`flow/config.mk`:
```
export PLATFORM = sky130hd
export DESIGN_NAME = Classic_Pong_Top
export DESIGN_NICKNAME = Classic_Pong_Top
export VERILOG_FILES = /design/flow/design.v
export SDC_FILE = /design/flow/constraint.sdc
export NUM_CORES = 4
export LEC_CHECK = 0
export ABC_AREA = 1
export CAP_MARGIN = 35
export CELL_PAD_IN_SITES_GLOBAL_PLACEMENT = 0
export CORE_MARGIN = 2
export CORE_UTILIZATION = 72
export CTS_CLUSTER_DIAMETER = 380
export CTS_CLUSTER_SIZE = 15
export GPL_ROUTABILITY_DRIVEN = 0
export HOLD_SLACK_MARGIN = -0.05
export MIN_ROUTING_LAYER = met1
export PLACE_DENSITY_LB_ADDON = 0.02
export SETUP_SLACK_MARGIN = -0.14
export SLEW_MARGIN = 20
export TNS_END_PERCENT = 70
```
`flow/constraint.sdc`:
```
create_clock -name core_clock -period 5.44 [get_ports {clk_i}]
set_input_delay 1.0880 -clock core_clock [delete_from_list [all_inputs] [get_ports {clk_i}]]
set_output_delay 1.0880 -clock core_clock [all_outputs]
set_load 0.01 [all_outputs]
```
`flow/run.sh`:
```
#!/bin/bash
# the make line also repeats each setting of config.mk as NAME=value (left out here)
make -C /OpenROAD-flow-scripts/flow DESIGN_CONFIG=/design/flow/config.mk WORK_HOME=/design/flow/orfs CLKGATE_MAP_FILE= finish
```
`flow/design.v`:
```
module VGA_Sync_Count #(
    parameter TOTAL_COLS = 800,
    parameter TOTAL_ROWS = 525
) (
    input clk_i,
    input rst_i,
    input Hsync_i,
    input Vsync_i,
    output reg Hsync_o,
    output reg Vsync_o,
    output reg [9:0] col_count_o,
    output reg [9:0] row_count_o
);
    wire frame_start_w;
    always@(posedge clk_i)
    begin
        if (rst_i)
        begin
            Vsync_o <= 1'b0;
            Hsync_o <= 1'b0;
        end
        else
        begin
            Vsync_o <= Vsync_i;
            Hsync_o <= Hsync_i;
        end
    end
    always @(posedge clk_i) 
    begin
        if (rst_i || frame_start_w == 1'b1)
        begin
            col_count_o <= 0;
            row_count_o <= 0;
        end
        else
        begin
            if (col_count_o == TOTAL_COLS - 1)
            begin
                if (row_count_o == TOTAL_ROWS - 1)
                begin
                    row_count_o <= 0;
                end
                else
                begin
                    row_count_o <= row_count_o + 1;
                end
                col_count_o <= 0;
            end
            else
            begin
                col_count_o <= col_count_o + 1;                
            end
        end
    end
    assign frame_start_w = (~Vsync_o & Vsync_i);
endmodule
module VGA_Sync_Pulse #(
    parameter TOTAL_COLS = 800, 
    parameter TOTAL_ROWS = 525, 
    parameter ACTIVE_COLS = 640, 
    parameter ACTIVE_ROWS = 480
) (
    input clk_i,
    input rst_i,
    output Hsync_o,
    output Vsync_o,
    output reg [9:0] col_count_o,
    output reg [9:0] row_count_o
);
    always@(posedge clk_i)
    begin
        if (rst_i)
        begin
            col_count_o <= 0;
            row_count_o <= 0;
        end
        else if (col_count_o == TOTAL_COLS - 1)
        begin
            col_count_o <= 0;
            if (row_count_o == TOTAL_ROWS - 1)
                row_count_o <= 0;
            else
                row_count_o <= row_count_o + 1;
        end
        else
            col_count_o <= col_count_o + 1;
    end
    assign Hsync_o = col_count_o < ACTIVE_COLS - 1 ? 1'b1 : 1'b0;
    assign Vsync_o = row_count_o < ACTIVE_ROWS - 1 ? 1'b1 : 1'b0;
endmodule 
module VGA_Sync_Porch #(
    parameter VIDEO_WIDTH = 3,
    parameter TOTAL_COLS = 3,
    parameter TOTAL_ROWS = 3,
    parameter ACTIVE_COLS = 2,
    parameter ACTIVE_ROWS = 2
) (
    input clk_i,
    input rst_i,
    input Hsync_i,
    input Vsync_i,
    input [VIDEO_WIDTH-1:0] red_video_i,
    input [VIDEO_WIDTH-1:0] grn_video_i,
    input [VIDEO_WIDTH-1:0] blu_video_i,
    output reg Hsync_o,
    output reg Vsync_o,
    output reg [VIDEO_WIDTH-1:0] red_video_o,
    output reg [VIDEO_WIDTH-1:0] grn_video_o,
    output reg [VIDEO_WIDTH-1:0] blu_video_o
);
    parameter FRONT_PORCH_HORIZ = 18;
    parameter BACK_PORCH_HORIZ = 50;
    parameter FRONT_PORCH_VERT = 10;
    parameter BACK_PORCH_VERT = 33;
    wire Hsync_w;
    wire Vsync_w;
    wire [9:0] col_count_w;
    wire [9:0] row_count_w;
    reg [VIDEO_WIDTH-1:0] red_video_r;
    reg [VIDEO_WIDTH-1:0] grn_video_r;
    reg [VIDEO_WIDTH-1:0] blu_video_r;
    VGA_Sync_Count #(.TOTAL_COLS(TOTAL_COLS),
                  .TOTAL_ROWS(TOTAL_ROWS)) VGA_Sync_Count_Inst 
    (
        .clk_i(clk_i),
        .rst_i(rst_i),
        .Hsync_i(Hsync_i),
        .Vsync_i(Vsync_i),
        .Hsync_o(Hsync_w),
        .Vsync_o(Vsync_w),
        .col_count_o(col_count_w),
        .row_count_o(row_count_w)
    );
    always @(posedge clk_i) 
    begin
        if (rst_i)
        begin
            Hsync_o <= 1'b0;
            Vsync_o <= 1'b0;
        end
        else
        begin
        if ((col_count_w < FRONT_PORCH_HORIZ + ACTIVE_COLS) || (col_count_w > TOTAL_COLS - BACK_PORCH_HORIZ - 1))
            Hsync_o <= 1'b1;
        else
            Hsync_o <= Hsync_w;
        if ((row_count_w < FRONT_PORCH_VERT + ACTIVE_ROWS) || (row_count_w > TOTAL_ROWS - BACK_PORCH_VERT - 1))
            Vsync_o <= 1'b1;
        else
            Vsync_o <= Vsync_w;
        end
    end
    always @(posedge clk_i) 
    begin
        if (rst_i)
        begin
            red_video_r <= 0;
            grn_video_r <= 0;
            blu_video_r <= 0;
            red_video_o <= 0;
            grn_video_o <= 0;
            blu_video_o <= 0;
        end
        else
        begin
        red_video_r <= red_video_i;
        grn_video_r <= grn_video_i;
        blu_video_r <= blu_video_i;
        red_video_o <= red_video_r;
        grn_video_o <= grn_video_r;
        blu_video_o <= blu_video_r;
        end
    end
endmodule
module Debounced_Switch #(parameter DEBOUNCE_LIMIT = 250000) (
    input clk_i,
    input rst_i, 
    input sw_i, 
    output sw_o 
);
    reg state_r;
    reg [$clog2(DEBOUNCE_LIMIT)-1:0] count_r;
    always @(posedge clk_i)
    begin
        if (rst_i)
            begin
                count_r <= 0;
                state_r <= 1'b0;
            end
        else if (sw_i != state_r && count_r < DEBOUNCE_LIMIT)
            count_r <= count_r + 1;  
        else if(count_r == DEBOUNCE_LIMIT)
            begin
                count_r <= 0;
                state_r <= sw_i;
            end
        else
            count_r <= 0;
   	end
    assign sw_o = state_r;
endmodule
module UART_RX #(parameter CLKS_PER_BIT = 217) (
    input clk_i,
    input rst_i,
    input rx_serial_i,
    output rx_dv_o,
    output [7:0] rx_byte_o
);
    parameter IDLE = 3'b000;
    parameter RX_START_BIT = 3'b001;
    parameter RX_DATA_BITS = 3'b010;
    parameter RX_STOP_BITS = 3'b011;
    parameter CLEANUP = 3'b100;
    reg [7:0] clk_count_r;
    reg [2:0] bit_index_r;
    reg [7:0] rx_byte_r;
    reg rx_dv_r;
    reg [2:0] state_r;
    always @(posedge clk_i) 
    begin
        if (rst_i)
        begin
            state_r <= IDLE;
            rx_dv_r <= 1'b0;
            clk_count_r <= 0;
            bit_index_r <= 0;
        end
        else
        case (state_r)
            IDLE : 
                begin
                    rx_dv_r <= 1'b0;
                    clk_count_r <= 0;
                    bit_index_r <= 0;
                    if (rx_serial_i == 1'b0)
                        state_r <= RX_START_BIT;
                    else
                        state_r <= IDLE;
                end
            RX_START_BIT :
                begin
                    if (clk_count_r == (CLKS_PER_BIT - 1) / 2)
                    begin
                        if (rx_serial_i == 1'b0)
                        begin
                            clk_count_r <= 0;
                            state_r <= RX_DATA_BITS;
                        end
                        else
                            state_r <= IDLE;
                    end
                    else
                    begin
                        clk_count_r <= clk_count_r + 1;
                        state_r <= RX_START_BIT;
                    end
                end
            RX_DATA_BITS :
                begin
                    if (clk_count_r < CLKS_PER_BIT - 1)
                    begin
                        clk_count_r <= clk_count_r + 1;
                        state_r <= RX_DATA_BITS;
                    end
                    else
                    begin
                        clk_count_r <= 0;
                        rx_byte_r[bit_index_r] <= rx_serial_i;
                        if (bit_index_r < 7)
                        begin
                            bit_index_r <= bit_index_r + 1;
                            state_r <= RX_DATA_BITS;
                        end
                        else
                        begin
                            bit_index_r <= 0;
                            state_r <= RX_STOP_BITS;
                        end
                    end
                end
            RX_STOP_BITS :
                begin
                    if (clk_count_r < CLKS_PER_BIT - 1)
                    begin
                        clk_count_r <= clk_count_r + 1;
                        state_r <= RX_STOP_BITS;
                    end           
                    else
                    begin
                        rx_dv_r <= 1'b1;
                        clk_count_r <= 0;
                        state_r <= CLEANUP;
                    end
                end
            CLEANUP :
                begin
                    state_r <= IDLE;
                    rx_dv_r <= 1'b0;
                end
            default: 
                state_r <= IDLE;
        endcase
    end
    assign rx_dv_o = rx_dv_r;
    assign rx_byte_o = rx_byte_r;
endmodule
module Pong_Paddle_Ctl #(
    parameter PLAYER_PADDLE_X = 0,
    parameter PADDLE_HEIGHT = 6,
    parameter GAME_HEIGHT = 30 
) (
        input clk_i,
        input rst_i,
        input [5:0] col_count_div_i,
        input [5:0] row_count_div_i,
        input Paddle_Up_i,
        input Paddle_Down_i,
        output reg Draw_Paddle_o,
        output reg [5:0] Paddle_Y_o 
);
    parameter PADDLE_SPEED = 1250000;  
    reg [31:0] Paddle_Count_r;
    wire Paddle_Count_en;
    assign Paddle_Count_en = Paddle_Up_i ^ Paddle_Down_i;
    always @(posedge clk_i) 
    begin
        if (rst_i)
        begin
            Paddle_Count_r <= 0;
            Paddle_Y_o <= (GAME_HEIGHT - PADDLE_HEIGHT) / 2;
        end
        else
        begin
        if (Paddle_Count_en == 1'b1)
        begin
            if (Paddle_Count_r == PADDLE_SPEED)
                Paddle_Count_r <= 0;
            else
                Paddle_Count_r <= Paddle_Count_r + 1;
        end
        if (Paddle_Up_i == 1'b1 && Paddle_Count_r == PADDLE_SPEED && Paddle_Y_o !== 0)
            Paddle_Y_o <= Paddle_Y_o - 1;
        else if (Paddle_Down_i == 1'b1 && Paddle_Count_r == PADDLE_SPEED && Paddle_Y_o !== GAME_HEIGHT - PADDLE_HEIGHT - 1)
            Paddle_Y_o <= Paddle_Y_o + 1;
        end
    end
    always @(posedge clk_i) 
    begin
        if (rst_i)
            Draw_Paddle_o <= 1'b0;
        else if (col_count_div_i == PLAYER_PADDLE_X && row_count_div_i >= Paddle_Y_o && row_count_div_i <= Paddle_Y_o + PADDLE_HEIGHT)
            Draw_Paddle_o <= 1'b1;
        else
            Draw_Paddle_o <= 1'b0;
    end
endmodule
module Pong_Ball_Ctl #(
    parameter GAME_WIDTH = 40,
    parameter GAME_HEIGHT = 30 
) (
    input clk_i,
    input rst_i,
    input Game_Active_i,
    input [5:0] col_count_div_i,
    input [5:0] row_count_div_i,
    output reg Draw_Ball_o,
    output reg [5:0] Ball_X_o,
    output reg [5:0] Ball_Y_o 
);
    parameter BALL_SPEED = 1250000;
    reg [5:0] Ball_X_prev_r;
    reg [5:0] Ball_Y_prev_r;
    reg [31:0] Ball_Count_r;
    always @(posedge clk_i) 
    begin
        if (rst_i)
        begin
            Ball_X_o <= GAME_WIDTH / 2;
            Ball_Y_o <= GAME_HEIGHT / 2;
            Ball_X_prev_r <= (GAME_WIDTH / 2) + 1;
            Ball_Y_prev_r <= (GAME_HEIGHT / 2) + 1;
            Ball_Count_r <= 0;
        end
        else if (Game_Active_i == 1'b0)
        begin
            Ball_X_o <= GAME_WIDTH / 2;
            Ball_Y_o <= GAME_HEIGHT / 2;
            Ball_X_prev_r <= (GAME_WIDTH / 2) + 1;
            Ball_Y_prev_r <= (GAME_HEIGHT / 2) + 1;
        end
        else
        begin
            if (Ball_Count_r < BALL_SPEED)
                Ball_Count_r <= Ball_Count_r + 1;
            else
            begin
                Ball_Count_r <= 0;
                Ball_X_prev_r <= Ball_X_o;
                Ball_Y_prev_r <= Ball_Y_o;
                if ((Ball_X_prev_r < Ball_X_o && Ball_X_o == GAME_WIDTH-1) || (Ball_X_prev_r > Ball_X_o && Ball_X_o != 0))
                    Ball_X_o <= Ball_X_o - 1;  
                else 
                    Ball_X_o <= Ball_X_o + 1;  
                if ((Ball_Y_prev_r < Ball_Y_o && Ball_Y_o == GAME_HEIGHT-1) || (Ball_Y_prev_r > Ball_Y_o && Ball_Y_o != 0))
                    Ball_Y_o <= Ball_Y_o - 1;  
                else 
                    Ball_Y_o <= Ball_Y_o + 1;  
            end
        end
    end
    always @(posedge clk_i) 
    begin
        if (rst_i)
            Draw_Ball_o <= 1'b0;
        else if (col_count_div_i == Ball_X_o && row_count_div_i == Ball_Y_o)
            Draw_Ball_o <= 1'b1;
        else
            Draw_Ball_o <= 1'b0;
    end
endmodule
module Pong_Top #(
    parameter TOTAL_COLS = 800, 
    parameter TOTAL_ROWS = 525, 
    parameter ACTIVE_COLS = 640, 
    parameter ACTIVE_ROWS = 480
) (
    input clk_i,
    input rst_i,
    input Hsync_i,
    input Vsync_i,
    input Game_Start_i, 
    input Paddle_Up_P1_i,
    input Paddle_Down_P1_i,
    input Paddle_Up_P2_i,
    input Paddle_Down_P2_i,
    output reg Hsync_o,
    output reg Vsync_o,
    output [2:0] Red_Video_o,
    output [2:0] Grn_Video_o,
    output [2:0] Blu_Video_o
);
    parameter GAME_WIDTH = 40;
    parameter GAME_HEIGHT = 30;
    parameter SCORE_LIMIT = 9;
    parameter PADDLE_HEIGHT = 6;
    parameter PADDLE_COL_P1 = 0;
    parameter PADDLE_COL_P2 = GAME_WIDTH - 1;  
    parameter IDLE = 3'b000;
    parameter RUNNING = 3'b001;
    parameter P1_Wins = 3'b010;
    parameter P2_Wins = 3'b011;
    parameter CLEANUP = 3'b100;
    reg [2:0] state_r;
    wire Hsync_w, Vsync_w;
    wire [9:0] col_count_w, row_count_w;
    wire Draw_Paddle_P1_w, Draw_Paddle_P2_w; 
    wire [5:0] Paddle_Y_P1_w, Paddle_Y_P2_w;
    wire Draw_Ball_w, Draw_Any_w;
    wire [5:0] Ball_X_w, Ball_Y_w;
    reg [3:0] P1_Score_r;
    reg [3:0] P2_Score_r;
    wire [5:0] col_count_div_w, row_count_div_w;
    VGA_Sync_Count #(.TOTAL_COLS(TOTAL_COLS),
                  .TOTAL_ROWS(TOTAL_ROWS)) VGA_Sync_Count_Inst 
    (
        .clk_i(clk_i),
        .rst_i(rst_i),
        .Hsync_i(Hsync_i),
        .Vsync_i(Vsync_i),
        .Hsync_o(Hsync_w),
        .Vsync_o(Vsync_w),
        .col_count_o(col_count_w),
        .row_count_o(row_count_w)
    );
    always @(posedge clk_i) 
    begin
        if (rst_i)
        begin
            Hsync_o <= 1'b0;
            Vsync_o <= 1'b0;
        end
        else
        begin
            Hsync_o <= Hsync_w;
            Vsync_o <= Vsync_w;
        end
    end
    assign col_count_div_w = col_count_w[9:4];
    assign row_count_div_w = row_count_w[9:4];
    Pong_Paddle_Ctl #(
        .PLAYER_PADDLE_X(PADDLE_COL_P1),
        .GAME_HEIGHT(GAME_HEIGHT)
    ) P1_Inst (
        .clk_i(clk_i),
        .rst_i(rst_i),
        .col_count_div_i(col_count_div_w),
        .row_count_div_i(row_count_div_w),
        .Paddle_Up_i(Paddle_Up_P1_i),
        .Paddle_Down_i(Paddle_Down_P1_i),
        .Draw_Paddle_o(Draw_Paddle_P1_w),
        .Paddle_Y_o(Paddle_Y_P1_w) 
    );
    Pong_Paddle_Ctl #(
        .PLAYER_PADDLE_X(PADDLE_COL_P2),
        .GAME_HEIGHT(GAME_HEIGHT)
        ) P2_Inst (
        .clk_i(clk_i),
        .rst_i(rst_i),
        .col_count_div_i(col_count_div_w),
        .row_count_div_i(row_count_div_w),
        .Paddle_Up_i(Paddle_Up_P2_i),
        .Paddle_Down_i(Paddle_Down_P2_i),
        .Draw_Paddle_o(Draw_Paddle_P2_w),
        .Paddle_Y_o(Paddle_Y_P2_w) 
    );
    wire Game_Active_w;
    Pong_Ball_Ctl Ball_Inst (
        .clk_i(clk_i),
        .rst_i(rst_i),
        .Game_Active_i(Game_Active_w),
        .col_count_div_i(col_count_div_w),
        .row_count_div_i(row_count_div_w),
        .Draw_Ball_o(Draw_Ball_w),
        .Ball_X_o(Ball_X_w),
        .Ball_Y_o(Ball_Y_w) 
    );
    always @(posedge clk_i) 
    begin
        if (rst_i)
        begin
            state_r <= IDLE;
            P1_Score_r <= 0;
            P2_Score_r <= 0;
        end
        else
        case (state_r)
            IDLE : 
            begin
                if (Game_Start_i == 1'b1)
                    state_r <= RUNNING;
            end
            RUNNING : 
            begin
                if (Ball_X_w == 0 && (Ball_Y_w < Paddle_Y_P1_w || Ball_Y_w > Paddle_Y_P1_w + PADDLE_HEIGHT))
                    state_r <= P2_Wins;
                else if (Ball_X_w == GAME_WIDTH-1 && (Ball_Y_w < Paddle_Y_P2_w || Ball_Y_w > Paddle_Y_P2_w + PADDLE_HEIGHT))
                    state_r <= P1_Wins;
            end
            P1_Wins : 
            begin
                if (P1_Score_r == SCORE_LIMIT - 1)
                    P1_Score_r <= 0;
                else
                begin
                    P1_Score_r <= P1_Score_r + 1;
                    state_r <= CLEANUP;
                end
            end
            P2_Wins : 
            begin
                if (P2_Score_r == SCORE_LIMIT - 1)
                    P2_Score_r <= 0;
                else
                begin
                    P2_Score_r <= P2_Score_r + 1;
                    state_r <= CLEANUP;
                end
            end
            CLEANUP :
                state_r <= IDLE;
        endcase
    end
    assign Game_Active_w = (state_r == RUNNING) ? 1'b1 : 1'b0;
    assign Draw_Any_w = Draw_Ball_w | Draw_Paddle_P1_w | Draw_Paddle_P2_w;
    assign Red_Video_o = Draw_Any_w ? 4'b1111 : 4'b0000;
    assign Grn_Video_o = Draw_Any_w ? 4'b1111 : 4'b0000;
    assign Blu_Video_o = Draw_Any_w ? 4'b1111 : 4'b0000;
endmodule
module Classic_Pong_Top (
    input clk_i,
    input rst_i,
    input UART_RX_i,
    input sw1_i,
    input sw2_i,
    input sw3_i,
    input sw4_i,
    output VGA_Hsync_o,
    output VGA_Vsync_o,
    output VGA_Red_0_o,
    output VGA_Red_1_o,
    output VGA_Red_2_o,
    output VGA_Grn_0_o,
    output VGA_Grn_1_o,
    output VGA_Grn_2_o,
    output VGA_Blu_0_o,
    output VGA_Blu_1_o,
    output VGA_Blu_2_o
);
    parameter CLKS_PER_BIT = 217;
    parameter VIDEO_WIDTH = 3;  
    parameter TOTAL_COLS = 800;
    parameter TOTAL_ROWS = 525;
    parameter ACTIVE_COLS = 640;
    parameter ACTIVE_ROWS = 480;
    wire [VIDEO_WIDTH-1:0] Red_Video_Pong_w, Red_Video_Porch_w;
    wire [VIDEO_WIDTH-1:0] Grn_Video_Pong_w, Grn_Video_Porch_w;
    wire [VIDEO_WIDTH-1:0] Blu_Video_Pong_w, Blu_Video_Porch_w;
    wire rx_dv_w;
    UART_RX #(.CLKS_PER_BIT(CLKS_PER_BIT)) UART_RX_Inst
    (
        .clk_i(clk_i),
        .rst_i(rst_i),
        .rx_serial_i(UART_RX_i),
        .rx_dv_o(rx_dv_w),
        .rx_byte_o()
    );
    wire Hsync_w, Vsync_w;
    VGA_Sync_Pulse #( 
        .TOTAL_COLS(TOTAL_COLS),
        .TOTAL_ROWS(TOTAL_ROWS),
        .ACTIVE_COLS(ACTIVE_COLS),
        .ACTIVE_ROWS(ACTIVE_ROWS) 
    ) VGA_Sync_Inst (
        .clk_i(clk_i),
        .rst_i(rst_i),
        .Hsync_o(Hsync_w),
        .Vsync_o(Vsync_w),
        .col_count_o(),
        .row_count_o()
    );
    wire sw1_w, sw2_w, sw3_w, sw4_w;
    Debounced_Switch sw_1 (
        .clk_i(clk_i),
        .rst_i(rst_i),
        .sw_i(sw1_i),
        .sw_o(sw1_w)
    );
    Debounced_Switch sw_2 (
        .clk_i(clk_i),
        .rst_i(rst_i),
        .sw_i(sw2_i),
        .sw_o(sw2_w)
    );
    Debounced_Switch sw_3 (
        .clk_i(clk_i),
        .rst_i(rst_i),
        .sw_i(sw3_i),
        .sw_o(sw3_w)
    );
    Debounced_Switch sw_4 (
        .clk_i(clk_i),
        .rst_i(rst_i),
        .sw_i(sw4_i),
        .sw_o(sw4_w)
    );
    wire Hsync_Pong_w, Vsync_Pong_w;
    Pong_Top #( 
        .TOTAL_COLS(TOTAL_COLS),
        .TOTAL_ROWS(TOTAL_ROWS),
        .ACTIVE_COLS(ACTIVE_COLS),
        .ACTIVE_ROWS(ACTIVE_ROWS) ) 
    Pong_Top_Inst (
        .clk_i(clk_i),
        .rst_i(rst_i),
        .Hsync_i(Hsync_w),
        .Vsync_i(Vsync_w),
        .Game_Start_i(rx_dv_w),
        .Paddle_Up_P1_i(sw1_w),
        .Paddle_Down_P1_i(sw2_w),
        .Paddle_Up_P2_i(sw3_w),
        .Paddle_Down_P2_i(sw4_w),
        .Hsync_o(Hsync_Pong_w),
        .Vsync_o(Vsync_Pong_w),
        .Red_Video_o(Red_Video_Pong_w),
        .Grn_Video_o(Grn_Video_Pong_w),
        .Blu_Video_o(Blu_Video_Pong_w)
    );
    wire Hsync_porch_w, Vsync_porch_w;
    VGA_Sync_Porch #(
        .VIDEO_WIDTH(VIDEO_WIDTH),   
        .TOTAL_COLS(TOTAL_COLS),
        .TOTAL_ROWS(TOTAL_ROWS),
        .ACTIVE_COLS(ACTIVE_COLS),
        .ACTIVE_ROWS(ACTIVE_ROWS)
    ) VGA_Sync_Porch_Inst (
        .clk_i(clk_i),
        .rst_i(rst_i),
        .Hsync_i(Hsync_Pong_w),
        .Vsync_i(Vsync_Pong_w),
        .red_video_i(Red_Video_Pong_w),
        .grn_video_i(Grn_Video_Pong_w),
        .blu_video_i(Blu_Video_Pong_w),
        .Hsync_o(Hsync_porch_w),
        .Vsync_o(Vsync_porch_w),
        .red_video_o(Red_Video_Porch_w),
        .grn_video_o(Grn_Video_Porch_w),
        .blu_video_o(Blu_Video_Porch_w)
    );
    assign VGA_Hsync_o = Hsync_porch_w;
    assign VGA_Vsync_o = Vsync_porch_w;
    assign { VGA_Red_2_o, VGA_Red_1_o, VGA_Red_0_o } = Red_Video_Porch_w; 
    assign { VGA_Grn_2_o, VGA_Grn_1_o, VGA_Grn_0_o } = Grn_Video_Porch_w; 
    assign { VGA_Blu_2_o, VGA_Blu_1_o, VGA_Blu_0_o } = Blu_Video_Porch_w; 
endmodule
```
==> results of run 1 <==
## cell type report
class | instances | area share, %
Multi-Input combinational cell | 1831 | 53.3
Sequential cell | 311 | 33.0
Inverter | 355 | 7.06
Clock buffer | 25 | 3.32
Tap cell | 324 | 2.15
Timing Repair Buffer | 21 | 1.03
Clock inverter | 1 | 0.159
## stage by stage
stage | area [um2] | total power [mW]
6_report | 18900 | 4.02
5_1_grt | 18900 | 4.15
4_1_cts | 18900 | 4.04
3_5_place_dp | 18200 | 2.44
3_3_place_gp | 18200 | 2.44
2_1_floorplan | 17900 | 2.42
## metal layers
metal,vias up,global-route usage (%)
met5,-,0
met4,0,7.75
met1,7446,38.3
met3,78,3.54
li1,8344,-
met2,447,53.4
==> flow_summary_export.csv, run 1 <==
group,metric,value,unit
pwr,maxPowerGroup,"sequential cells",
clock_tree,clk_pin_slew_worst_paths,70,ps
routing,first_pass_iters,5,
logic_synthesis,synth_cell_types,63,
final_timing,skew,14.4,ps
final_timing,slew_headroom,50.4,%
logic_synthesis,netlist_instances,2550,
final_timing,fin_tns_setup,0,ps
final_timing,rsz0062_at_grt,"no",
routing,n_antenna_cell,0,
cells_and_area,fin_util,77.6,%
logic_synthesis,ys_async_sr_fraction,0,%
routing,drcViolationCount,0,
pwr,p_comb,92.7,uW
clock_tree,clock_latency,530,ps
worst_setup_path,r2r_slack,2420,ps
worst_setup_path,critPathTopFamily,"simple AND/OR/NAND/NOR gates",
pwr,power_frac_clock,40.6,%
job,max_cap_violations,0,
routing,vias,16315,
routing,wl_per_cell,13.7,um
pwr,p_sw_share,21.2,%
grt,grt_max_degree,55,
final_timing,finalClockPeriodUsage,55.5,%
clock_tree,cts.sinks,311,
worst_setup_path,cp.depth,17,
pwr,p_int,3.17,mW
logic_synthesis,ys_chip_area,17900,um2
hold_path,worstHoldPathType,"reg2reg",
hold_path,hold_start,"Pong_Top_Inst.Hsync_o",
worst_setup_path,slowest_stage,"dfxtp_1",
grt,grt_pass1_vias,15521,
routing,drt-met1-wl,17.6,mm
grt,grt_pass1_wl,67.8,mm
routing,met2WireLength,18.8,mm
logic_synthesis,synthFlopType,"dfxtp_1",
placement,hpwl,28.5,mm
logic_synthesis,synthTopCellsByCount,"492 x nand2_1, 335 x inv_1, 324 x nor2_1, 311 x dfxtp_1, 171 x nand3_1",
clock_tree,cts_tree,"yes",
logic_synthesis,syn_nets,2662,
worst_setup_path,crit_start,"Pong_Top_Inst.Ball_Inst.Ball_X_o[1]",
pwr,p_leak,7.36,nW
clock_tree,cts_htree_levels,1,
worst_setup_path,cp-endpoint,"Pong_Top_Inst.Ball_Inst.Ball_X_o[5]",
logic_synthesis,synth_flops,311,
pwr,seq_cell_power,2.30,mW
routing,route.met3.wl,1.96,mm
worst_setup_path,r2r-end,"Pong_Top_Inst.Ball_Inst.Ball_X_o[5]",
floorplan,initCoreUtil,73.5,%
worst_setup_path,path_max_fanout,6,
routing,vias_per_cell,5.69,
cells_and_area,mi_logic_area,10000,um2
logic_synthesis,aoi_share,10.6,%
logic_synthesis,ys_seq_share,34.8,%
pwr,worst_ir_drop_vdd,0.000226,V
grt,grt_usage,29.9,%
job,warning_count,44,
routing,drt_iter0_drc,1430,
logic_synthesis,top_cell_area_share,34.8,%
worst_setup_path,worstPathBufferInverterCount,4,
cells_and_area,final_cells,2868,
final_timing,finalHoldWorstSlack,406,ps
worst_setup_path,cp_cell_sequence,"inv_1 -> ha_1 -> inv_1 -> nor2_1 -> o21ai_0 -> nand3_1 -> nand2_1 -> inv_1 -> ha_1 -> nand2_1 -> or2_2 -> nand3_1 -> inv_1 -> nand2_1 -> nand3_1 -> nor2_1 -> nor2_1",
pwr,p_sw,851,uW
clock_tree,post_cts_buffers,0,
final_timing,slew_violations,0,
logic_synthesis,topCombFamilyByArea,"simple AND/OR/NAND/NOR gates",
logic_synthesis,mux_share,0,%
clock_tree,cts_buffers,24,
placement,preCtsSetupSlack,2370,ps
worst_setup_path,reg2reg_from,"Pong_Top_Inst.Ball_Inst.Ball_X_o[1]",
routing,drt-total-wl,39.2,mm
logic_synthesis,top_cell,"nand2_1",
status,status,"timing/DRC/antenna clean",
logic_synthesis,ys_sh_xor,3.97,%
final_timing,setup_violations,0,
cells_and_area,register_area,6230,um2
logic_synthesis,yosys.area.top_type,"dfxtp_1",
placement,place_inst,2842,
worst_setup_path,startpoint_type,"flip-flop",
placement,numPortBuffers,17,
final_timing,worst_slack,2420,ps
clock_tree,hold_buffers,0,
cells_and_area,fillers,1861,
floorplan,num_rows,57,
routing,ant_nets,0,
cells_and_area,areaGrowthSynthToFinish,5.49,%
final_timing,max_freq,0.331,GHz
logic_synthesis,synth.cell_area,17900,um2
worst_setup_path,crit_path_max_incr_delay,520,ps
logic_synthesis,yosysCellCount,2550,
hold_path,min_path_cells,2,
clock_tree,cts_resized,0,
routing,top_layer_used,"met4",
logic_synthesis,adder_share,7.52,%
clock_tree,cts_root_buffer,"clkbuf_16",
worst_setup_path,reg2regPathDepth,17,
logic_synthesis,edf_count,0,
floorplan,ioPinCount,18,
pwr,power_frac_seq,57.1,%
hold_path,holdPathEnd,"VGA_Sync_Porch_Inst.VGA_Sync_Count_Inst.Hsync_o",
floorplan,die_y,162,um
final_timing,fin_crit,3020,ps
cells_and_area,nets,2656,
worst_setup_path,worstPathRequired,5870,ps
final_timing,tightest_slew,743,ps
worst_setup_path,crit_path_frequent_cell,"inv_1",
grt,grt_overflow,0,
worst_setup_path,crit_path_end_kind,"flip-flop",
logic_synthesis,ys_sh_simple,34.1,%
clock_tree,clockBufferDepth,3,
pwr,cellPowerDensity,213,nW/um2
pwr,comb_power_share,2.3,%
worst_setup_path,crit_arrival,3440,ps
floorplan,coreArea,24300,um2
logic_synthesis,synth_area_per_cell,7.01,um2
logic_synthesis,topCellsByArea,"dfxtp_1 35%, nand2_1 10%, ha_1 7.1%",
grt,antenna_found_initial,0,
logic_synthesis,yosysWarnings,9,
floorplan,dieArea,26100,um2
worst_setup_path,critPathKind,"reg2reg",
pwr,powerClk,1.63,mW
final_timing,finalHoldViolCount,0,
floorplan,die_w,162,um
==> run 2: changes to the inputs <==
Settings changed: CAP_MARGIN 35 to 15, CTS_CLUSTER_DIAMETER 380 to not set, CTS_CLUSTER_SIZE 15 to 37, GPL_ROUTABILITY_DRIVEN 0 to not set, HOLD_SLACK_MARGIN -0.05 to 0.07, PLACE_DENSITY_LB_ADDON 0.02 to 0.01.
==> flow_summary_export.csv, run 2 <==
group,metric,value,unit
pwr,p_leak,7.60,nW
grt,grt_usage,30.9,%
logic_synthesis,netlist_instances,2550,
pwr,p_sw_share,21.6,%
final_timing,finalHoldViolCount,0,
worst_setup_path,reg2regPathDepth,18,
placement,numPortBuffers,17,
logic_synthesis,topCombFamilyByArea,"simple AND/OR/NAND/NOR gates",
clock_tree,cts_buffers,35,
pwr,comb_power_share,2.0,%
worst_setup_path,crit_path_end_kind,"flip-flop",
worst_setup_path,crit_start,"Pong_Top_Inst.Ball_Inst.Ball_Y_o[4]",
worst_setup_path,startpoint_type,"flip-flop",
routing,drcViolationCount,0,
worst_setup_path,critPathTopFamily,"simple AND/OR/NAND/NOR gates",
clock_tree,cts_resized,0,
clock_tree,cts_htree_levels,2,
worst_setup_path,reg2reg_from,"Pong_Top_Inst.Ball_Inst.Ball_Y_o[4]",
floorplan,num_rows,57,
routing,vias_per_cell,5.71,
clock_tree,cts_root_buffer,"clkbuf_16",
cells_and_area,nets,2667,
logic_synthesis,yosysWarnings,9,
logic_synthesis,synth_area_per_cell,7.01,um2
logic_synthesis,ys_chip_area,17900,um2
worst_setup_path,worstPathRequired,5880,ps
grt,grt_pass1_wl,69.6,mm
logic_synthesis,top_cell,"nand2_1",
logic_synthesis,ys_sh_xor,3.97,%
placement,place_inst,2842,
clock_tree,cts.sinks,311,
placement,placed_area,18200,um2
cells_and_area,final_area,19300,um2
pwr,worst_ir_drop_vdd,0.000296,V
hold_path,holdPathEnd,"VGA_Sync_Porch_Inst.VGA_Sync_Count_Inst.Hsync_o",
logic_synthesis,synthTopCellsByCount,"492 x nand2_1, 335 x inv_1, 324 x nor2_1, 311 x dfxtp_1, 171 x nand3_1",
final_timing,setup_violations,0,
logic_synthesis,ys_sh_simple,34.1,%
worst_setup_path,r2r-end,"Pong_Top_Inst.Ball_Inst.Ball_Y_o[5]",
worst_setup_path,crit_path_frequent_cell,"nand2_1",
routing,n_antenna_cell,0,
worst_setup_path,worstPathBufferInverterCount,3,
worst_setup_path,cp.depth,18,
logic_synthesis,synth_cell_types,63,
floorplan,die_y,162,um
final_timing,fin_tns_setup,0,ps
final_timing,skew,14.7,ps
final_timing,rsz0062_at_grt,"no",
pwr,p_sw,1.02,mW
placement,hpwl,28.7,mm
cells_and_area,mi_logic_area,10000,um2
floorplan,initCoreUtil,73.5,%
floorplan,ioPinCount,18,
clock_tree,cts_tree,"yes",
routing,drt_iter0_drc,1292,
logic_synthesis,ys_async_sr_fraction,0,%
logic_synthesis,aoi_share,10.6,%
pwr,p_comb,94.9,uW
final_timing,slew_violations,0,
worst_setup_path,crit_path_max_incr_delay,580,ps
cells_and_area,fillers,1782,
logic_synthesis,mux_share,0,%
floorplan,coreArea,24300,um2
logic_synthesis,synth.cell_area,17900,um2
worst_setup_path,critPathKind,"reg2reg",
routing,ant_nets,0,
logic_synthesis,synthFlopType,"dfxtp_1",
pwr,power_frac_clock,49.3,%
grt,grt_overflow,0,
clock_tree,clock_latency,510,ps
worst_setup_path,cp_cell_sequence,"inv_1 -> ha_1 -> nand2_1 -> nor2_1 -> nand3_1 -> nand2_1 -> inv_1 -> nand2_1 -> nand2_1 -> ha_1 -> nand2_1 -> nor3_1 -> nor2_1 -> inv_1 -> nand2_1 -> nand3_1 -> nand2_1 -> a21oi_1",
placement,preCtsSetupSlack,2300,ps
logic_synthesis,edf_count,0,
worst_setup_path,crit_arrival,3570,ps
logic_synthesis,topCellsByArea,"dfxtp_1 35%, nand2_1 10%, ha_1 7.1%",
pwr,p_int,3.70,mW
cells_and_area,areaGrowthSynthToFinish,8.21,%
worst_setup_path,r2r_slack,2310,ps
clock_tree,hold_buffers,0,
routing,vias,16588,
hold_path,hold_start,"Pong_Top_Inst.Hsync_o",
routing,drt-total-wl,40.7,mm
status,status,"timing/DRC/antenna clean",
logic_synthesis,ys_seq_share,34.8,%
final_timing,max_freq,0.319,GHz
final_timing,tightest_slew,793,ps
pwr,power_frac_seq,48.7,%
worst_setup_path,path_max_fanout,10,
grt,grt_pass1_vias,15945,
clock_tree,clk_pin_slew_worst_paths,60,ps
hold_path,worstHoldPathType,"reg2reg",
floorplan,die_w,162,um
logic_synthesis,top_cell_area_share,34.8,%
job,warning_count,44,
logic_synthesis,adder_share,7.52,%
final_timing,slew_headroom,47.0,%
grt,grt_max_degree,58,
job,max_cap_violations,0,
final_timing,fin_crit,3130,ps
logic_synthesis,synth_flops,311,
pwr,seq_cell_power,2.30,mW
routing,wl_per_cell,14.0,um
pwr,cellPowerDensity,244,nW/um2
cells_and_area,register_area,6230,um2
cells_and_area,final_cells,2905,
pwr,powerClk,2.33,mW
placement,place.gp.congestion,0.945,
worst_setup_path,cp-endpoint,"Pong_Top_Inst.Ball_Inst.Ball_Y_o[5]",
floorplan,dieArea,26100,um2
logic_synthesis,yosys.area.top_type,"dfxtp_1",
clock_tree,clockBufferDepth,3,
pwr,maxPowerGroup,"clock",
logic_synthesis,syn_nets,2662,
clock_tree,post_cts_buffers,0,
final_timing,finalClockPeriodUsage,57.6,%
routing,first_pass_iters,6,
worst_setup_path,slowest_stage,"dfxtp_1",
logic_synthesis,yosysCellCount,2550,
hold_path,min_path_cells,2,
final_timing,worst_slack,2310,ps
grt,antenna_found_initial,0,
run 2: layout make-up:
cell class                      instances  area share (%)
Clock inverter                         12           0.485
Inverter                              355            6.89
Timing Repair Buffer                   21            1.01
Clock buffer                           51            5.42
Multi-Input combinational cell       1831            51.9
Tap cell                              324            2.10
Sequential cell                       311            32.2
run 2: per-stage QoR:
step	hold slack (ps)	utilization (%)	total power, mW
2_1_floorplan	388	-	2.42
3_3_place_gp	397	74.9	2.44
3_5_place_dp	401	74.9	2.44
4_1_cts	412	79.6	4.75
5_1_grt	432	79.6	4.86
6_report	410	79.6	4.72
run 2: per-layer routing:
metal  vias up  routed length, um  track usage (%)
met1      7655              18200             38.6
met5         -                  0                0
li1       8400                  -                -
met4         0                766             7.83
met2       452              19800             56.3
met3        81               1920             4.11
==> run 3: changes to the inputs <==
Settings changed: CAP_MARGIN 15 to 40, CELL_PAD_IN_SITES_GLOBAL_PLACEMENT 0 to not set, CORE_ASPECT_RATIO set to 1.34, CTS_CLUSTER_SIZE 37 to 10, HOLD_SLACK_MARGIN 0.07 to 0.29, MIN_ROUTING_LAYER met1 to not set, PLACE_DENSITY_LB_ADDON 0.01 to 0.1, SETUP_SLACK_MARGIN -0.14 to 1.51, TNS_END_PERCENT 70 to not set.
Clock period 5.44 ns to 5.31 ns, I/O delays scaled along.
==> flow_summary_export.csv, run 3 <==
group,metric,value,unit
grt,grt_most_used_layer,"met2",
floorplan,die_w,140,um
logic_synthesis,ys_sh_xor,3.97,%
pwr,p_leak,7.55,nW
grt,grtUsageMet3,4.52,%
logic_synthesis,topCellsByArea,"dfxtp_1 35%, nand2_1 10%, ha_1 7.1%",
logic_synthesis,top_cell,"nand2_1",
cells_and_area,final_area,19200,um2
hold_path,worstHoldPathType,"reg2reg",
clock_tree,cts.sinks,311,
logic_synthesis,synth_flops,311,
pwr,p_sw_share,21.4,%
pwr,p_int,3.69,mW
routing,n_antenna_cell,0,
final_timing,slew_headroom,47.4,%
job,max_cap_violations,0,
logic_synthesis,synth.cell_area,17900,um2
logic_synthesis,ys_async_sr_fraction,0,%
logic_synthesis,top_cell_area_share,34.8,%
worst_setup_path,r2r-end,"Pong_Top_Inst.Ball_Inst.Ball_Y_o[5]",
clock_tree,hold_buffers,0,
clock_tree,clock_latency,540,ps
routing,drt-total-wl,40.4,mm
worst_setup_path,reg2reg_from,"Pong_Top_Inst.Ball_Inst.Ball_Y_o[3]",
grt,use_met1,35.9,%
worst_setup_path,r2r_slack,2210,ps
routing,ant_nets,0,
worst_setup_path,crit_start,"Pong_Top_Inst.Ball_Inst.Ball_Y_o[3]",
pwr,maxPowerGroup,"sequential cells",
routing,vias_per_cell,5.79,
worst_setup_path,reg2regPathDepth,17,
clock_tree,cts_tree,"yes",
logic_synthesis,synthFlopType,"dfxtp_1",
floorplan,die_y,186,um
logic_synthesis,synthTopCellsByCount,"492 x nand2_1, 335 x inv_1, 324 x nor2_1, 311 x dfxtp_1, 171 x nand3_1",
logic_synthesis,topCombFamilyByArea,"simple AND/OR/NAND/NOR gates",
routing,first_pass_iters,22,
status,status,"timing/DRC/antenna clean",
logic_synthesis,ys_sh_simple,34.1,%
pwr,p_sw,1.01,mW
worst_setup_path,cp.depth,17,
worst_setup_path,worstPathRequired,5720,ps
grt,grt_usage,31.0,%
hold_path,holdPathEnd,"Pong_Top_Inst.Hsync_o",
floorplan,dieArea,26100,um2
worst_setup_path,critPathTopFamily,"simple AND/OR/NAND/NOR gates",
clock_tree,post_cts_buffers,0,
clock_tree,cts_htree_levels,2,
hold_path,hold_start,"Pong_Top_Inst.VGA_Sync_Count_Inst.Hsync_o",
logic_synthesis,netlist_instances,2550,
floorplan,coreArea,24400,um2
grt,antenna_found_initial,0,
floorplan,num_rows,66,
cells_and_area,nets,2670,
grt,grt_pass1_vias,16105,
hold_path,min_path_cells,2,
pwr,powerClk,2.24,mW
placement,numPortBuffers,17,
final_timing,fin_tns_setup,0,ps
logic_synthesis,yosys.area.top_type,"dfxtp_1",
final_timing,finalHoldWorstSlack,427,ps
final_timing,fin_crit,3100,ps
logic_synthesis,yosysCellCount,2550,
worst_setup_path,crit_path_max_incr_delay,550,ps
logic_synthesis,ys_seq_share,34.8,%
cells_and_area,register_area,6230,um2
final_timing,finalHoldViolCount,0,
routing,wl_per_cell,14.1,um
worst_setup_path,slowest_stage,"dfxtp_1",
worst_setup_path,path_max_fanout,9,
pwr,power_frac_seq,50.2,%
logic_synthesis,yosysWarnings,9,
worst_setup_path,startpoint_type,"flip-flop",
routing,drt_iter0_drc,954,
pwr,p_comb,96.6,uW
floorplan,initCoreUtil,73.4,%
logic_synthesis,synth_cell_types,63,
final_timing,finalClockPeriodUsage,58.3,%
logic_synthesis,edf_count,0,
clock_tree,cts_resized,0,
pwr,worst_ir_drop_vdd,0.000249,V
placement,place_inst,2824,
logic_synthesis,aoi_share,10.6,%
worst_setup_path,cp_cell_sequence,"inv_1 -> ha_1 -> nand2_1 -> inv_1 -> o21bai_1 -> nand3_1 -> nand2_1 -> nand2_1 -> ha_1 -> a21oi_1 -> o21ai_0 -> nor2_1 -> inv_1 -> nand2_1 -> nand3_1 -> nand2_1 -> a21oi_1",
final_timing,rsz0062_at_grt,"no",
grt,grt_pass1_wl,69.9,mm
final_timing,skew,23.5,ps
pwr,power_frac_clock,47.8,%
final_timing,slew_violations,0,
grt,use_met2,56.6,%
worst_setup_path,crit_path_end_kind,"flip-flop",
floorplan,ioPinCount,18,
cells_and_area,final_cells,2871,
logic_synthesis,synth_area_per_cell,7.01,um2
final_timing,setup_violations,0,
clock_tree,clockBufferDepth,3,
pwr,seq_cell_power,2.36,mW
cells_and_area,areaGrowthSynthToFinish,7.55,%
placement,place.gp.congestion,0.900,
cells_and_area,mi_logic_area,10000,um2
logic_synthesis,ys_chip_area,17900,um2
worst_setup_path,critPathKind,"reg2reg",
placement,placed_area,18200,um2
clock_tree,cts_root_buffer,"clkbuf_16",
final_timing,tightest_slew,787,ps
worst_setup_path,cp-endpoint,"Pong_Top_Inst.Ball_Inst.Ball_Y_o[5]",
worst_setup_path,crit_path_frequent_cell,"nand2_1",
worst_setup_path,worstPathBufferInverterCount,3,
clock_tree,cts_buffers,37,
placement,hpwl,29.0,mm
clock_tree,clk_pin_slew_worst_paths,60,ps
job,warning_count,44,
logic_synthesis,syn_nets,2662,
worst_setup_path,crit_arrival,3500,ps
cells_and_area,fillers,1783,
logic_synthesis,mux_share,0,%
logic_synthesis,adder_share,7.52,%
routing,vias,16629,
routing,drcViolationCount,0,
grt,grt_overflow,0,
final_timing,max_freq,0.323,GHz
grt,grt_max_degree,76,
pwr,cellPowerDensity,244,nW/um2
pwr,comb_power_share,2.1,%
==> run 3: metal layers <==
layer,vias up,share of wire [%]
met5,-,0
met4,0,3.5
met3,124,4.6
met2,469,50
met1,7665,42
li1,8371,-
==> run 3: area by class of cell <==
type / count / area share, %
flip-flops and latches: 311 / 32.4
clock buffers: 44 / 5.22
inverters: 355 / 6.93
repair buffers: 22 / 1.16
multi-input cells: 1831 / 52.3
clock inverters: 2 / 0.0716
well taps: 306 / 1.99
==> run 3: metrics by stage <==
step                      power, mW  setup WS, ps  utilization, %
after floorplan                2.47          2780               -
after global placement         2.50          2510            74.6
after detailed placement       2.50          2340            74.6
after CTS                      4.73          2310            78.8
after global routing           4.84          1920            78.9
final                          4.70          2210            78.9
==> run 4: changes to the inputs <==
Settings changed: ABC_AREA 1 to not set, CAP_MARGIN 40 to 30, CELL_PAD_IN_SITES_GLOBAL_PLACEMENT set to 0, CORE_ASPECT_RATIO 1.34 to 0.83, CORE_MARGIN 2 to 6, CORE_UTILIZATION 72 to 68, CTS_CLUSTER_SIZE 10 to not set, GPL_TIMING_DRIVEN set to 1, HOLD_SLACK_MARGIN 0.29 to not set, MIN_ROUTING_LAYER set to met1, PLACE_DENSITY_LB_ADDON 0.1 to 0.11, SETUP_SLACK_MARGIN 1.51 to 0.55, SLEW_MARGIN 20 to 40, TNS_END_PERCENT set to 50.
Clock period 5.31 ns to 5.95 ns, I/O delays scaled along.
==> flow_summary_export.csv, run 4 <==
group,metric,value,unit
status,status,"timing/DRC/antenna clean",
worst_setup_path,cp-endpoint,"Pong_Top_Inst.Ball_Inst.Ball_Y_o[5]",
pwr,power,4.09,mW
logic_synthesis,edf_count,0,
logic_synthesis,ys_async_sr_fraction,0,%
logic_synthesis,synthFlopType,"dfxtp_1",
placement,place.gp.congestion,0.865,
clock_tree,clock_latency,550,ps
clock_tree,cts_tree,"yes",
final_timing,fin_tns_setup,0,ps
logic_synthesis,ys_seq_share,38.9,%
routing,vias,12718,
final_timing,finalHoldViolCount,0,
clock_tree,cts_buffers,31,
hold_path,min_path_cells,2,
logic_synthesis,synth_cell_types,67,
logic_synthesis,topCombFamilyByArea,"simple AND/OR/NAND/NOR gates",
floorplan,die_y,152,um
floorplan,die_w,180,um
routing,n_antenna_cell,0,
final_timing,setup_violations,0,
worst_setup_path,crit_arrival,4020,ps
final_timing,finalClockPeriodUsage,59.6,%
routing,first_pass_iters,6,
pwr,p_leak,6.55,nW
pwr,p_int,3.25,mW
logic_synthesis,netlist_instances,1856,
logic_synthesis,ys_sh_simple,25.7,%
pwr,power_frac_seq,51.5,%
logic_synthesis,top_cell,"nor2_1",
final_timing,slew_headroom,46.7,%
pwr,p_sw,835,uW
logic_synthesis,yosysWarnings,9,
final_timing,slew_violations,0,
routing,ant_nets,0,
logic_synthesis,aoi_share,9.33,%
hold_path,hold_start,"Pong_Top_Inst.state_r[1]",
worst_setup_path,critPathTopFamily,"AND-OR/OR-AND gates",
worst_setup_path,cp_cell_sequence,"inv_1 -> ha_1 -> and4_1 -> o21a_1 -> o31a_1 -> or2_2 -> ha_1 -> a211oi_1 -> o21bai_1 -> a21oi_1 -> o21ai_0 -> a21oi_1 -> mux2i_1",
clock_tree,hold_buffers,0,
pwr,worst_ir_drop_vdd,0.000247,V
floorplan,ioPinCount,18,
clock_tree,post_cts_buffers,0,
final_timing,tightest_slew,788,ps
job,max_cap_violations,0,
job,warning_count,44,
routing,drt_iter0_drc,803,
grt,grt_pass1_wl,54.9,mm
worst_setup_path,reg2regPathDepth,13,
placement,hpwl,22.2,mm
grt,grt_max_degree,43,
pwr,comb_power_share,1.9,%
grt,grt_overflow,0,
worst_setup_path,cp.depth,13,
logic_synthesis,topCellsByArea,"dfxtp_1 39%, ha_1 7.9%, xor2_1 7.6%",
cells_and_area,fillers,1682,
logic_synthesis,synthTopCellsByCount,"314 x nor2_1, 311 x dfxtp_1, 139 x xor2_1, 125 x nand2_1, 101 x ha_1",
worst_setup_path,crit_start,"Pong_Top_Inst.Ball_Inst.Ball_Y_o[4]",
worst_setup_path,crit_path_end_kind,"flip-flop",
cells_and_area,nets,1966,
cells_and_area,areaGrowthSynthToFinish,8.58,%
final_timing,rsz0062_at_grt,"no",
clock_tree,cts_resized,0,
clock_tree,clockBufferDepth,3,
worst_setup_path,crit_path_max_incr_delay,660,ps
logic_synthesis,synth.cell_area,16000,um2
routing,wl_per_cell,14.6,um
logic_synthesis,ys_chip_area,16000,um2
grt,grt_pass1_vias,12168,
grt,grt_usage,22.3,%
logic_synthesis,top_cell_area_share,38.9,%
clock_tree,cts_htree_levels,1,
clock_tree,cts.sinks,311,
pwr,p_comb,75.7,uW
worst_setup_path,r2r_slack,2400,ps
routing,drt-total-wl,31.9,mm
clock_tree,cts_root_buffer,"clkbuf_16",
logic_synthesis,yosys.area.top_type,"dfxtp_1",
floorplan,initCoreUtil,70.2,%
pwr,maxPowerGroup,"sequential cells",
grt,antenna_found_initial,0,
logic_synthesis,synth_area_per_cell,8.63,um2
worst_setup_path,path_max_fanout,14,
logic_synthesis,syn_nets,1968,
final_timing,max_freq,0.282,GHz
logic_synthesis,yosysCellCount,1856,
pwr,powerClk,1.91,mW
logic_synthesis,synth_flops,311,
worst_setup_path,worstPathRequired,6430,ps
floorplan,dieArea,27400,um2
pwr,seq_cell_power,2.11,mW
logic_synthesis,adder_share,8.45,%
pwr,cellPowerDensity,235,nW/um2
worst_setup_path,reg2reg_from,"Pong_Top_Inst.Ball_Inst.Ball_Y_o[4]",
worst_setup_path,critPathKind,"reg2reg",
floorplan,num_rows,50,
logic_synthesis,mux_share,1.46,%
floorplan,coreArea,22800,um2
routing,vias_per_cell,5.82,
logic_synthesis,ys_sh_xor,12.9,%
pwr,p_sw_share,20.4,%
worst_setup_path,startpoint_type,"flip-flop",
final_timing,skew,10.3,ps
placement,numPortBuffers,17,
pwr,power_frac_clock,46.6,%
worst_setup_path,worstPathBufferInverterCount,1,
hold_path,worstHoldPathType,"reg2reg",
hold_path,holdPathEnd,"Pong_Top_Inst.state_r[0]",
clock_tree,clk_pin_slew_worst_paths,60,ps
worst_setup_path,r2r-end,"Pong_Top_Inst.Ball_Inst.Ball_Y_o[5]",
worst_setup_path,slowest_stage,"dfxtp_1",
final_timing,fin_crit,3550,ps
routing,drcViolationCount,0,
==> run 4: layer usage <==
| layer | global-route usage (%) | part of all wire [%] | vias to the layer above |
|---|---|---|---|
| li1 | - | - | 6457 |
| met1 | 31.3 | 49 | 5926 |
| met2 | 36.1 | 44 | 278 |
| met3 | 3.27 | 4.5 | 57 |
| met4 | 5.72 | 2.0 | 0 |
| met5 | 0 | 0 | - |
==> run 4: area by class of cell <==
| cell class | count | area, um2 | share of cell area, % |
|---|---|---|---|
| clock buffer | 45 | 908 | 5.22 |
| clock inverter | 9 | 97.6 | 0.561 |
| inverter | 76 | 285 | 1.64 |
| multi-input combinational | 1413 | 9290 | 53.4 |
| sequential | 311 | 6230 | 35.8 |
| tap | 312 | 390 | 2.24 |
| timing repair buffer | 21 | 195 | 1.12 |
==> run 4: stage by stage <==
stage	setup WS, ps	cell area, um2	hold slack, ps	util (%)	std cells
after global placement	2600	16400	400	71.7	2133
after global routing	2180	17400	464	76.2	2187
after CTS	2450	17400	427	76.2	2187
final	2400	17400	425	76.2	2187
after detailed placement	2470	16400	413	71.8	2133
after floorplan	2710	16000	393	-	1856
==> run 5: changes to the inputs <==
Settings changed: ABC_AREA set to 1, CAP_MARGIN 30 to 20, CELL_PAD_IN_SITES_GLOBAL_PLACEMENT 0 to not set, CORE_ASPECT_RATIO 0.83 to not set, CORE_MARGIN 6 to 2, CORE_UTILIZATION 68 to 72, CTS_CLUSTER_SIZE set to 97, GPL_ROUTABILITY_DRIVEN set to 0, GPL_TIMING_DRIVEN 1 to not set, MIN_ROUTING_LAYER met1 to not set, PLACE_DENSITY set to 0.41, PLACE_DENSITY_LB_ADDON 0.11 to not set, SETUP_SLACK_MARGIN 0.55 to not set, SLEW_MARGIN 40 to 20, TNS_END_PERCENT 50 to not set.
Clock period 5.95 ns to 5.31 ns, I/O delays scaled along.
==> flow_summary_export.csv, run 5 <==
group,metric,value,unit
logic_synthesis,netlist_instances,2550,
logic_synthesis,edf_count,0,
routing,vias_per_cell,5.75,
grt,grt_usage,31.0,%
final_timing,max_freq,0.335,GHz
routing,vias,16672,
hold_path,min_path_cells,2,
logic_synthesis,topCombFamilyByArea,"simple AND/OR/NAND/NOR gates",
grt,grt_pass1_wl,69.6,mm
worst_setup_path,path_max_fanout,10,
routing,first_pass_iters,6,
final_timing,setup_violations,0,
cells_and_area,nets,2668,
cells_and_area,areaGrowthSynthToFinish,7.61,%
worst_setup_path,crit_arrival,3440,ps
job,warning_count,46,
clock_tree,cts_htree_levels,2,
routing,drt_iter0_drc,1424,
routing,n_antenna_cell,0,
worst_setup_path,r2r_slack,2320,ps
logic_synthesis,top_cell,"nand2_1",
grt,grt_pass1_vias,15736,
floorplan,ioPinCount,18,
worst_setup_path,reg2reg_from,"Pong_Top_Inst.Ball_Inst.Ball_Y_o[4]",
worst_setup_path,crit_path_end_kind,"flip-flop",
logic_synthesis,ys_sh_simple,34.1,%
cells_and_area,mi_logic_area,10000,um2
floorplan,coreArea,24300,um2
floorplan,num_rows,57,
clock_tree,clockBufferDepth,3,
logic_synthesis,ys_async_sr_fraction,0,%
cells_and_area,final_cells,2900,
cells_and_area,final_area,19200,um2
hold_path,holdPathEnd,"Pong_Top_Inst.Hsync_o",
pwr,p_int,3.62,mW
worst_setup_path,worstPathBufferInverterCount,3,
final_timing,finalHoldViolCount,0,
logic_synthesis,synth.cell_area,17900,um2
logic_synthesis,yosysCellCount,2550,
logic_synthesis,yosysWarnings,9,
clock_tree,cts_buffers,34,
cells_and_area,fin_util,79.1,%
pwr,p_leak,7.56,nW
floorplan,dieArea,26100,um2
job,max_cap_violations,0,
worst_setup_path,crit_start,"Pong_Top_Inst.Ball_Inst.Ball_Y_o[4]",
logic_synthesis,synthFlopType,"dfxtp_1",
floorplan,die_y,162,um
worst_setup_path,cp.depth,18,
final_timing,skew,11.1,ps
floorplan,die_w,162,um
pwr,p_comb,98.4,uW
hold_path,hold_start,"Pong_Top_Inst.VGA_Sync_Count_Inst.Hsync_o",
logic_synthesis,synthTopCellsByCount,"492 x nand2_1, 335 x inv_1, 324 x nor2_1, 311 x dfxtp_1, 171 x nand3_1",
clock_tree,hold_buffers,0,
logic_synthesis,ys_seq_share,34.8,%
worst_setup_path,reg2regPathDepth,18,
logic_synthesis,syn_nets,2662,
worst_setup_path,slowest_stage,"dfxtp_1",
logic_synthesis,adder_share,7.52,%
pwr,maxPowerGroup,"sequential cells",
final_timing,rsz0062_at_grt,"no",
worst_setup_path,r2r-end,"Pong_Top_Inst.Ball_Inst.Ball_Y_o[5]",
clock_tree,clock_latency,520,ps
worst_setup_path,cp_cell_sequence,"inv_1 -> ha_1 -> nand2_1 -> nor2_1 -> nand3_1 -> nand2_1 -> inv_1 -> nand2_1 -> nand2_1 -> ha_1 -> nand2_1 -> nor3_1 -> nor2_1 -> inv_1 -> nand2_1 -> nand3_1 -> nand2_1 -> a21oi_1",
final_timing,slew_violations,0,
placement,numPortBuffers,17,
grt,grt_max_degree,38,
pwr,power_frac_clock,47.4,%
final_timing,fin_tns_setup,0,ps
floorplan,initCoreUtil,73.5,%
worst_setup_path,cp-endpoint,"Pong_Top_Inst.Ball_Inst.Ball_Y_o[5]",
pwr,seq_cell_power,2.36,mW
logic_synthesis,synth_cell_types,63,
routing,ant_nets,0,
pwr,worst_ir_drop_vdd,0.000262,V
logic_synthesis,topCellsByArea,"dfxtp_1 35%, nand2_1 10%, ha_1 7.1%",
clock_tree,cts_tree,"yes",
grt,grt_overflow,0,
clock_tree,cts_root_buffer,"clkbuf_16",
logic_synthesis,mux_share,0,%
status,status,"timing/DRC/antenna clean",
worst_setup_path,crit_path_frequent_cell,"nand2_1",
worst_setup_path,critPathTopFamily,"simple AND/OR/NAND/NOR gates",
logic_synthesis,aoi_share,10.6,%
logic_synthesis,top_cell_area_share,34.8,%
cells_and_area,register_area,6230,um2
worst_setup_path,crit_path_max_incr_delay,550,ps
hold_path,worstHoldPathType,"reg2reg",
logic_synthesis,ys_chip_area,17900,um2
final_timing,slew_headroom,50.9,%
pwr,comb_power_share,2.1,%
clock_tree,cts.sinks,311,
pwr,powerClk,2.21,mW
worst_setup_path,critPathKind,"reg2reg",
pwr,p_sw_share,22.3,%
routing,wl_per_cell,14.0,um
routing,drt-total-wl,40.7,mm
pwr,p_sw,1.04,mW
clock_tree,cts_resized,0,
final_timing,fin_crit,2990,ps
clock_tree,clk_pin_slew_worst_paths,60,ps
routing,drcViolationCount,0,
pwr,power_frac_seq,50.5,%
clock_tree,post_cts_buffers,0,
logic_synthesis,synth_flops,311,
placement,hpwl,28.9,mm
worst_setup_path,worstPathRequired,5770,ps
final_timing,finalClockPeriodUsage,56.2,%
pwr,power,4.66,mW
logic_synthesis,yosys.area.top_type,"dfxtp_1",
logic_synthesis,synth_area_per_cell,7.01,um2
placement,place_inst,2844,
pwr,cellPowerDensity,242,nW/um2
placement,placed_area,18200,um2
cells_and_area,fillers,1788,
worst_setup_path,startpoint_type,"flip-flop",
final_timing,tightest_slew,735,ps
grt,antenna_found_initial,0,
logic_synthesis,ys_sh_xor,3.97,%
-- run 5: area by class of cell --
class | instances | share of cell area [%]
Inverter | 355 | 6.93
Multi-Input combinational cell | 1831 | 52.2
Tap cell | 324 | 2.11
Sequential cell | 311 | 32.4
Clock buffer | 45 | 4.90
Timing Repair Buffer | 23 | 1.09
Clock inverter | 11 | 0.403
-- run 5: stage by stage --
step                setup WS, ps  hold WS (ps)
finish                      2320           414
global route                1990           427
CTS                         2370           412
detailed placement          2380           407
global placement            2490           400
floorplan                   2780           388
-- run 5: per-layer routing --
| layer | wire (um) | vias to the layer above | GRT usage (%) |
|---|---|---|---|
| met3 | 2240 | 119 | 4.16 |
| met1 | 17800 | 7620 | 38.7 |
| li1 | - | 8407 | - |
| met2 | 19400 | 526 | 54.7 |
| met5 | 0 | - | 0 |
| met4 | 1270 | 0 | 11.6 |
==> run 6: changes to the inputs <==
Settings changed: ABC_AREA 1 to not set, CELL_PAD_IN_SITES_DETAIL_PLACEMENT set to 0, CORE_ASPECT_RATIO set to 0.58, CORE_MARGIN 2 to 8, CORE_UTILIZATION 72 to 20, CTS_CLUSTER_SIZE 97 to not set, GPL_TIMING_DRIVEN set to 0, MAX_ROUTING_LAYER set to met4, PLACE_DENSITY 0.41 to not set, PLACE_DENSITY_LB_ADDON set to 0.14, TNS_END_PERCENT set to 90.
Clock period 5.31 ns to 5.44 ns, I/O delays scaled along.
==> flow_summary_export.csv, run 6 <==
group,metric,value,unit
status,status,"timing/DRC/antenna clean",
floorplan,dieArea,89700,um2
worst_setup_path,crit_arrival,4410,ps
final_timing,finalHoldViolCount,0,
final_timing,max_freq,0.254,GHz
floorplan,num_rows,79,
clock_tree,cts_root_buffer,"clkbuf_16",
worst_setup_path,path_max_fanout,10,
worst_setup_path,critPathKind,"reg2reg",
grt,grt_usage,9.20,%
final_timing,fin_tns_setup,0,ps
logic_synthesis,aoi_share,9.33,%
logic_synthesis,netlist_instances,1856,
cells_and_area,fillers,8697,
clock_tree,post_cts_buffers,0,
pwr,p_sw_share,22.1,%
logic_synthesis,topCellsByArea,"dfxtp_1 39%, ha_1 7.9%, xor2_1 7.6%",
worst_setup_path,reg2regPathDepth,14,
clock_tree,cts_tree,"yes",
pwr,powerClk,2.51,mW
hold_path,worstHoldPathType,"reg2reg",
logic_synthesis,syn_nets,1968,
worst_setup_path,cp.depth,14,
placement,placed_area,17500,um2
logic_synthesis,ys_sh_simple,25.7,%
grt,antenna_found_initial,0,
grt,grt_most_used_layer,"met1",
logic_synthesis,synth_cell_types,67,
worst_setup_path,worstPathBufferInverterCount,2,
worst_setup_path,startpoint_type,"flip-flop",
final_timing,slew_violations,0,
routing,drt-total-wl,40.5,mm
cells_and_area,final_area,18700,um2
logic_synthesis,yosysCellCount,1856,
clock_tree,hold_buffers,0,
logic_synthesis,synth_flops,311,
logic_synthesis,ys_async_sr_fraction,0,%
pwr,worst_ir_drop_vdd,0.000162,V
clock_tree,clk_pin_slew_worst_paths,60,ps
pwr,power_frac_seq,46.9,%
clock_tree,clockBufferDepth,3,
routing,vias,12577,
floorplan,coreArea,79800,um2
final_timing,finalClockPeriodUsage,72.3,%
worst_setup_path,critPathTopFamily,"AND-OR/OR-AND gates",
pwr,p_int,3.83,mW
final_timing,fin_crit,3930,ps
routing,first_pass_iters,5,
logic_synthesis,yosysWarnings,9,
worst_setup_path,cp-endpoint,"Pong_Top_Inst.Ball_Inst.Ball_Y_o[5]",
final_timing,slew_headroom,40.9,%
pwr,power,4.91,mW
final_timing,tightest_slew,886,ps
clock_tree,cts_htree_levels,2,
logic_synthesis,synthTopCellsByCount,"314 x nor2_1, 311 x dfxtp_1, 139 x xor2_1, 125 x nand2_1, 101 x ha_1",
worst_setup_path,worstPathRequired,5920,ps
logic_synthesis,adder_share,8.45,%
clock_tree,cts_buffers,36,
floorplan,initCoreUtil,20.1,%
job,max_cap_violations,0,
routing,wl_per_cell,13.5,um
routing,ant_nets,0,
logic_synthesis,synth_area_per_cell,8.63,um2
grt,grt_max_degree,13,
logic_synthesis,synthFlopType,"dfxtp_1",
logic_synthesis,mux_share,1.46,%
floorplan,die_y,232,um
pwr,power_frac_clock,51.1,%
clock_tree,cts_resized,0,
grt,grt_pass1_vias,12012,
pwr,comb_power_share,2.0,%
routing,drcViolationCount,0,
logic_synthesis,ys_sh_xor,12.9,%
grt,grt_pass1_wl,66.7,mm
routing,n_antenna_cell,0,
logic_synthesis,topCombFamilyByArea,"simple AND/OR/NAND/NOR gates",
pwr,p_leak,6.73,nW
hold_path,hold_start,"Pong_Top_Inst.state_r[1]",
logic_synthesis,top_cell_area_share,38.9,%
grt,grt_overflow,0,
pwr,maxPowerGroup,"clock",
logic_synthesis,edf_count,0,
placement,numPortBuffers,17,
grt,grtUsageMet3,1.85,%
worst_setup_path,crit_path_end_kind,"flip-flop",
worst_setup_path,crit_path_max_incr_delay,470,ps
worst_setup_path,r2r_slack,1510,ps
clock_tree,cts.sinks,311,
final_timing,setup_violations,0,
grt,use_met1,14.8,%
worst_setup_path,slowest_stage,"clkbuf_1",
clock_tree,clock_latency,550,ps
pwr,p_comb,99.0,uW
final_timing,skew,20.7,ps
job,warning_count,44,
logic_synthesis,yosys.area.top_type,"dfxtp_1",
hold_path,min_path_cells,2,
logic_synthesis,synth.cell_area,16000,um2
worst_setup_path,crit_start,"Pong_Top_Inst.Ball_Inst.Ball_Y_o[4]",
logic_synthesis,ys_chip_area,16000,um2
logic_synthesis,ys_seq_share,38.9,%
logic_synthesis,top_cell,"nor2_1",
pwr,p_sw,1.09,mW
floorplan,ioPinCount,18,
routing,drt_iter0_drc,616,
placement,hpwl,29.7,mm
worst_setup_path,reg2reg_from,"Pong_Top_Inst.Ball_Inst.Ball_Y_o[4]",
grt,use_met2,11.3,%
pwr,cellPowerDensity,263,nW/um2
pwr,seq_cell_power,2.30,mW
worst_setup_path,r2r-end,"Pong_Top_Inst.Ball_Inst.Ball_Y_o[5]",
final_timing,rsz0062_at_grt,"no",
cells_and_area,areaGrowthSynthToFinish,16.8,%
cells_and_area,nets,2023,
hold_path,holdPathEnd,"Pong_Top_Inst.state_r[0]",
routing,vias_per_cell,4.20,
floorplan,die_w,388,um
worst_setup_path,cp_cell_sequence,"clkbuf_1 -> inv_1 -> ha_1 -> and4_1 -> o21a_1 -> o31a_1 -> or2_2 -> ha_1 -> o21ai_0 -> o21bai_1 -> a21oi_1 -> or3_1 -> a21oi_1 -> mux2i_1",
-- run 6: metal layers --
layer,wire (um),share of wire (%)
met1,24300,60
met4,592,1.5
met2,14000,34
met5,0,0
met3,1630,4.0
-- run 6: cell type report --
type                       count  area [um2]  area share (%)
timing repair buffer          17         170           0.909
clock buffer                  58        1080            5.80
inverter                      76         285            1.52
multi-input combinational   1413        9260            49.5
clock inverter                 7         118           0.629
buffer                        56         246            1.32
sequential                   311        6230            33.3
tap                         1053        1320            7.04
-- run 6: per-stage QoR --
| step | worst slack [ps] | util, % | hold slack (ps) | std cells |
|---|---|---|---|---|
| 3_3_place_gp | 940 | 21.9 | 404 | 2926 |
| 4_1_cts | 1490 | 23.5 | 440 | 2991 |
| 5_1_grt | 1260 | 23.5 | 467 | 2991 |
| 2_1_floorplan | 2200 | - | 393 | 1856 |
| 6_report | 1510 | 23.5 | 431 | 2991 |
| 3_5_place_dp | 1110 | 22.0 | 425 | 2926 |
Power is estimated from default activity; no workload was simulated.
